==> inputs of pepper <==
// cpu
module cpu(clock, reset, instruction, read_data, memory_control, PC, ALU_result, write_data);
clock: 6.38 ns
lec_check: 0
cap_margin: 20
core_margin: 2
core_utilization: 57
setup_slack_margin: 1.25
slew_margin: 20
run.sh (not shown) runs the stock make flow with config.mk's settings and CLKGATE_MAP_FILE=.
==> inputs of umber, as changes to pepper <==
Settings changed: CAP_MARGIN 20 to 0, CELL_PAD_IN_SITES_DETAIL_PLACEMENT from default to 0, CORE_UTILIZATION 57 to 72, CTS_CLUSTER_DIAMETER from default to 394, CTS_CLUSTER_SIZE from default to 29, GPL_TIMING_DRIVEN from default to 1, MAX_ROUTING_LAYER from default to met4, PLACE_DENSITY from default to 0.35, SETUP_SLACK_MARGIN 1.25 to 1.56, SLEW_MARGIN 20 to 15, TNS_END_PERCENT from default to 15.
==> flow/constraint.sdc (replaced) <==
create_clock -name core_clock -period 5.29 [get_ports {clock}]
set_input_delay 1.0580 -clock core_clock [delete_from_list [all_inputs] [get_ports {clock}]]
set_output_delay 1.0580 -clock core_clock [all_outputs]
set_load 0.01 [all_outputs]
==> summary of the runs <==
pepper finished but failed the layout checks on negative setup slack. umber never finished: it broke off in global routing. Against umber, the die size of pepper is larger by 26%. In area after synthesis, umber and pepper do not differ. In synthesized cell count, pepper and umber do not differ.


==> build 87 <==
==> flow/design.v <==
module flopr(clock, reset, d, q);
    parameter WIDTH = 8;
    input clock; 
    input reset;
    input [WIDTH-1:0] d; 
    output reg [WIDTH-1:0] q;   
    always @(posedge clock, posedge reset)
        if (reset)
            q <= 0;
        else 
            q <= d;
endmodule
module adder(a, b, sum);
    input [31:0] a;
    input [31:0] b;
    output [31:0] sum;
    assign sum = a + b;
endmodule
module mux2(d0, d1, s, y);
    parameter WIDTH = 8;
    input [WIDTH-1:0] d0; 
    input [WIDTH-1:0] d1;
    input s;
    output [WIDTH-1:0] y;
    assign y = s ? d1 : d0;
endmodule
module mux3(d0, d1, d2, s, y);
    parameter WIDTH = 8;
    input [WIDTH-1:0] d0; 
    input [WIDTH-1:0] d1;
    input [WIDTH-1:0] d2;
    input [1:0] s;
    output [WIDTH-1:0] y;
    assign y = s[1] ? d2 : (s[0] ? d1 : d0);
endmodule
module mux8(d0, d1, d2, d3, d4, d5, d6, d7, s, y);
    parameter WIDTH = 8;
    input [WIDTH-1:0] d0;
    input [WIDTH-1:0] d1;
    input [WIDTH-1:0] d2;
    input [WIDTH-1:0] d3;
    input [WIDTH-1:0] d4;
    input [WIDTH-1:0] d5;
    input [WIDTH-1:0] d6;
    input [WIDTH-1:0] d7;
    input [2:0] s;
    output reg [WIDTH-1:0] y;
    always @*
        begin
            case(s)
                3'b000: y = d0;
                3'b001: y = d1;
                3'b010: y = d2;
                3'b011: y = d3;
                3'b100: y = d4;
                3'b101: y = d5;
                3'b110: y = d6;
                3'b111: y = d7;
                default: y = d0;
            endcase
        end
endmodule
module regfile(clock, write_enable, address_read_1, address_read_2, address_write, write_data, read_data_1, read_data_2);
    input clock;
    input write_enable;
    input [4:0] address_read_1;
    input [4:0] address_read_2;
    input [4:0] address_write;
    input [31:0] write_data;
    output [31:0] read_data_1;
    output [31:0] read_data_2;
    reg [31:0] registers[31:0];
    always @(posedge clock)
        begin
            if (write_enable) 
                registers[address_write] <= write_data;
        end
    assign read_data_1 = (address_read_1 != 0) ? registers[address_read_1] : 0;  
    assign read_data_2 = (address_read_2 != 0) ? registers[address_read_2] : 0;  
endmodule
module generate_immediate(instruction, immediate);
    input [31:0] instruction;
    output reg [31:0] immediate;
    always @*
        begin
            case(instruction[6:0])
                7'b0000011,                                                                                                      
                7'b0010011,                                                                                                      
                7'b1100111: immediate = {{20{instruction[31]}}, instruction[31:20]};                                             
                7'b0100011: immediate = {{20{instruction[31]}}, instruction[31:25], instruction[11:7]};                          
                7'b1100011: immediate = {{20{instruction[31]}}, instruction[7], instruction[30:25],  instruction[11:8], 1'b0};   
                7'b1101111: immediate = {{12{instruction[31]}}, instruction[19:12], instruction[20], instruction[30:21], 1'b0};  
                7'b0110111,                                                                                                      
                7'b0010111: immediate = {instruction[31:12], 12'b0};                                                             
                default: immediate = 32'bx;  
            endcase
        end
endmodule
module alu(src_A, src_B, ALU_control, ALU_result, zero);
    input [31:0] src_A;
    input [31:0] src_B;
    input [3:0] ALU_control;
    output reg [31:0] ALU_result;
    output zero;
    always @*
        case(ALU_control)
            4'b0000: ALU_result <= src_A + src_B;  
            4'b0001: ALU_result <= src_A - src_B;  
            4'b0010: ALU_result <= src_A & src_B;  
            4'b0011: ALU_result <= src_A | src_B;  
            4'b0100: ALU_result <= src_A ^ src_B;  
            4'b0101: ALU_result <= ($signed(src_A) < $signed(src_B)) ? 1 : 0;  
            4'b0110: ALU_result <= ($unsigned(src_A) < $unsigned(src_B)) ? 1 : 0;  
            4'b0111: ALU_result <= $signed(src_A) >>> src_B[4:0];  
            4'b1000: ALU_result <= $signed(src_A) >> src_B[4:0];  
            4'b1001: ALU_result <= $signed(src_A) << src_B[4:0];  
            default: ALU_result <= 32'd0;  
        endcase
    assign zero = (ALU_result == 0) ? 1 : 0;  
endmodule
module select_read(funct3, read_data_in, read_data_out);
    input [2:0] funct3;
    input [31:0] read_data_in;
    output reg [31:0] read_data_out;
    always @*
        begin
            case(funct3)
                3'b000: read_data_out = {{24{read_data_in[7]}}, read_data_in[7:0]};      
                3'b001: read_data_out = {{16{read_data_in[15]}}, read_data_in[15:0]};    
                3'b010: read_data_out = read_data_in;                                    
                3'b100: read_data_out = {24'b0, read_data_in[7:0]};                      
                3'b101: read_data_out = {16'b0, read_data_in[15:0]};                     
                default: read_data_out = 32'bx;  
            endcase
        end
endmodule
module main_decoder(opcode, funct3, reg_write, ALU_select, memory_control, result_select, branch, ALU_op, jump);
    input [6:0] opcode;
    input [2:0] funct3;
    output reg_write;
    output ALU_select;
    output [3:0] memory_control;
    output [2:0] result_select;
    output branch;
    output [1:0] ALU_op;
    output jump;
    reg [12:0] controls;
    assign {reg_write, ALU_select, memory_control, result_select, branch, ALU_op, jump} = controls;   
    always @*
        case(opcode)      
            7'b0000011:                                          
                case(funct3)
                    3'b000: controls = 13'b1_1_0010_001_0_00_0;      
                    3'b001: controls = 13'b1_1_0100_001_0_00_0;      
                    3'b010: controls = 13'b1_1_0000_001_0_00_0;      
                    3'b100: controls = 13'b1_1_1010_001_0_00_0;      
                    3'b101: controls = 13'b1_1_1100_001_0_00_0;      
                    default: controls = 13'bx_x_x_xxxx_xxx_xx_x;     
                endcase
            7'b0100011:
                case(funct3)
                    3'b000: controls = 13'b0_1_0011_000_0_00_0;      
                    3'b001: controls = 13'b0_1_0101_000_0_00_0;      
                    3'b010: controls = 13'b0_1_0001_000_0_00_0;      
                    default: controls = 13'bx_x_x_xxxx_xxx_xx_x;     
                endcase
            7'b0110011: controls = 13'b1_0_0000_000_0_10_0;          
            7'b0010111: controls = 13'b1_0_0000_100_0_00_0;          
            7'b0110111: controls = 13'b1_0_0000_011_0_00_0;          
            7'b1100011: controls = 13'b0_0_0000_000_1_01_0;          
            7'b0010011: controls = 13'b1_1_0000_000_0_10_0;          
            7'b1100111: controls = 13'b1_1_0000_010_0_00_1;          
            7'b1101111: controls = 13'b1_0_0000_010_0_00_1;          
            default:    controls = 13'bx_x_xxxx_xxx_x_xx_x;          
        endcase
endmodule
module alu_decoder(opcode_b5, funct3, funct7b5, ALU_op, ALU_control);
    input opcode_b5;
    input [2:0] funct3;
    input funct7b5;
    input [1:0] ALU_op;
    output reg [3:0] ALU_control;
    wire R_type_subtract;
    wire shift_arithemetic;
    assign R_type_subtract = funct7b5 & opcode_b5;  
    assign shift_arithemetic = funct7b5;  
    always @*
        case(ALU_op)
            2'b00: ALU_control = 3'b000;  
            2'b01:
                case(funct3)
                    3'b000: ALU_control = 4'b0001;  
                    3'b001: ALU_control = 4'b0001;  
                    3'b100: ALU_control = 4'b0101;  
                    3'b101: ALU_control = 4'b0101;  
                    3'b110: ALU_control = 4'b0110;  
                    3'b111: ALU_control = 4'b0110;  
                    default: ALU_control = 4'bxxxx;  
                endcase
            default:
                case(funct3)  
                    3'b000: 
                        begin
                            if (R_type_subtract)
                                ALU_control = 3'b001;  
                            else
                                ALU_control = 3'b000;  
                        end
                    3'b001: ALU_control = 4'b1001;  
                    3'b010: ALU_control = 4'b0101;  
                    3'b011: ALU_control = 4'b0110;  
                    3'b100: ALU_control = 4'b0100;  
                    3'b101:
                        begin
                            if(shift_arithemetic)
                                ALU_control = 4'b0111;  
                            else
                                ALU_control = 4'b1000;  
                        end
                    3'b110: ALU_control = 4'b0011;  
                    3'b111: ALU_control = 4'b0010;  
                    default: ALU_control = 4'bxxxx;  
                endcase
        endcase
endmodule
module controller(opcode, funct3, funct7b5, zero, result_select, memory_control, PC_select, ALU_select, reg_write, jump, ALU_control);
    input [6:0] opcode;
    input [2:0] funct3;  
    input funct7b5;
    input zero;
    output [2:0] result_select;
    output [3:0] memory_control;
    output reg [1:0] PC_select;
    output ALU_select;
    output reg_write;
    output jump;
    output [3:0] ALU_control;
    wire [1:0] ALU_op;
    wire branch;
    main_decoder main_decoder
    (
        opcode,              
        funct3,              
        reg_write,           
        ALU_select,          
        memory_control,      
        result_select,       
        branch,              
        ALU_op,              
        jump                 
    );
    alu_decoder alu_decoder
    (
        opcode[5],       
        funct3,          
        funct7b5,        
        ALU_op,          
        ALU_control      
    );
    always @*
        if(jump)
            case(opcode[3])
                1'b0: PC_select = 2'b10;             
                1'b1: PC_select = 2'b01;             
                default: PC_select = 2'b01;
            endcase
        else
            case(funct3)
                3'b000: PC_select = branch & zero;    
                3'b001: PC_select = branch & ~zero;   
                3'b100: PC_select = branch & ~zero;   
                3'b101: PC_select = branch & zero;    
                3'b110: PC_select = branch & ~zero;   
                3'b111: PC_select = branch & zero;    
                default: PC_select = 2'b00;
            endcase           
endmodule
module datapath(clock, reset, result_select, PC_select, ALU_select, reg_write, ALU_control, instruction, read_data, zero, PC, ALU_result, write_data);
    input clock;
    input reset;
    input [2:0] result_select;
    input [1:0] PC_select;
    input ALU_select;
    input reg_write;
    input [3:0] ALU_control;
    input [31:0] instruction;
    input [31:0] read_data;
    output zero;
    output [31:0] PC;
    output [31:0] ALU_result;
    output [31:0] write_data;
    wire [31:0] PC_next;
    wire [31:0] PC_plus4;
    wire [31:0] PC_target;
    wire [31:0] immediate;
    wire [31:0] src_A;
    wire [31:0] src_B;
    wire [31:0] read_data_out;
    wire [31:0] result;
    flopr #(32) pc_reg(clock, reset, PC_next, PC);
    adder pc_add4(PC, 32'd4, PC_plus4);
    adder pc_addbranch(PC, immediate, PC_target);
    mux3 #(32) pc_mux(PC_plus4, PC_target, ALU_result, PC_select, PC_next);
    regfile regfile(clock, reg_write, instruction[19:15], instruction[24:20], instruction[11:7], result, src_A, write_data);
    generate_immediate generate_immediate(instruction, immediate);
    mux2 #(32) src_B_mux(write_data, immediate, ALU_select, src_B);
    alu alu(src_A, src_B, ALU_control, ALU_result, zero);
    select_read select_read(instruction[14:12], read_data, read_data_out);
    mux8 #(32) result_mux(ALU_result, read_data_out, PC_plus4, immediate, PC_target, 32'hxxxxxxxx, 32'hxxxxxxxx, 32'hxxxxxxxx, result_select, result);
endmodule
module cpu(clock, reset, instruction, read_data, memory_control, PC, ALU_result, write_data);
    input clock;
    input reset;
    input [31:0] instruction;
    input [31:0] read_data;
    output [3:0] memory_control;
    output [31:0] PC;
    output [31:0] ALU_result;
    output [31:0] write_data;
    wire [1:0] PC_select;
    wire ALU_select; 
    wire reg_write;
    wire jump;
    wire zero;
    wire [2:0] result_select;
    wire [3:0] ALU_control;
    controller controller
    (
        instruction[6:0],        
        instruction[14:12],      
        instruction[30],         
        zero,                    
        result_select,           
        memory_control,          
        PC_select,               
        ALU_select,              
        reg_write,               
        jump,                    
        ALU_control              
    );
    datapath datapath
    (
        clock,                   
        reset,                   
        result_select,           
        PC_select,               
        ALU_select,              
        reg_write,               
        ALU_control,             
        instruction,             
        read_data,               
        zero,                    
        PC,                      
        ALU_result,              
        write_data               
    );
endmodule
==> flow/run.sh <==
#!/bin/bash
# the make line also repeats each setting of config.mk as NAME=value (left out here)
make -C /OpenROAD-flow-scripts/flow DESIGN_CONFIG=/design/flow/config.mk WORK_HOME=/design/flow/orfs CLKGATE_MAP_FILE= finish
==> flow/config.mk <==
export PLATFORM = sky130hd
export DESIGN_NAME = cpu
export DESIGN_NICKNAME = cpu
export VERILOG_FILES = /design/flow/design.v
export SDC_FILE = /design/flow/constraint.sdc
export NUM_CORES = 4
export LEC_CHECK = 0
export CAP_MARGIN = 20
export CORE_MARGIN = 2
export CORE_UTILIZATION = 57
export SETUP_SLACK_MARGIN = 1.48
export SLEW_MARGIN = 20
==> flow/constraint.sdc <==
create_clock -name core_clock -period 6.61 [get_ports {clock}]
set_input_delay 1.3220 -clock core_clock [delete_from_list [all_inputs] [get_ports {clock}]]
set_output_delay 1.3220 -clock core_clock [all_outputs]
set_load 0.01 [all_outputs]
==> build 96: changes against build 87 <==
CAP_MARGIN = 0   (was 20)
CELL_PAD_IN_SITES_DETAIL_PLACEMENT = 1   (was default)
CORE_UTILIZATION = 40   (was 57)
CTS_CLUSTER_DIAMETER = 347   (was default)
GPL_ROUTABILITY_DRIVEN = 1   (was default)
MAX_ROUTING_LAYER = met4   (was default)
SETUP_SLACK_MARGIN = 2.84   (was 1.48)
SLEW_MARGIN = 15   (was 20)
==> flow/constraint.sdc (replaced) <==
create_clock -name core_clock -period 11.0 [get_ports {clock}]
set_input_delay 2.2000 -clock core_clock [delete_from_list [all_inputs] [get_ports {clock}]]
set_output_delay 2.2000 -clock core_clock [all_outputs]
set_load 0.01 [all_outputs]
==> impl_metrics.env <==
# physical design summary
export IMPL_status="complete, but fails checks"
export IMPL_violations="negative setup slack"
export IMPL_period_minus_slack_ns=7.871
export IMPL_final_setup_worst_slack_ns=-1.261
export IMPL_arrival_ns=6.55
export IMPL_setup_viol=136
export IMPL_p_clk_mw=6.11
export IMPL_initCoreUtil_pct=57.64
-- figures above: build 87

==> impl_metrics.env <==
# physical design summary
export IMPL_fp_dieW_um=400.6
export IMPL_bufAreaShareNonClock_pct=10.50
export IMPL_status="no timing/DRC/antenna violations"
export IMPL_numPlacedInstances=6820
export IMPL_final_setup_worst_slack_ns=1.023
export IMPL_cts_setup_buffers=82
export IMPL_clk_latency_ns=0.76
export IMPL_p_clk_mw=3.69
export IMPL_top_usage_layer="met2"
export IMPL_grt_use_total_pct=35.29
export IMPL_arrival_ns=7.78
export IMPL_start_kind="primary input"
export IMPL_crit_type="primary input to output pin"
export IMPL_setup_viol=0
export IMPL_initCoreUtil_pct=40.28
export IMPL_period_minus_slack_ns=9.977
-- figures above: build 96

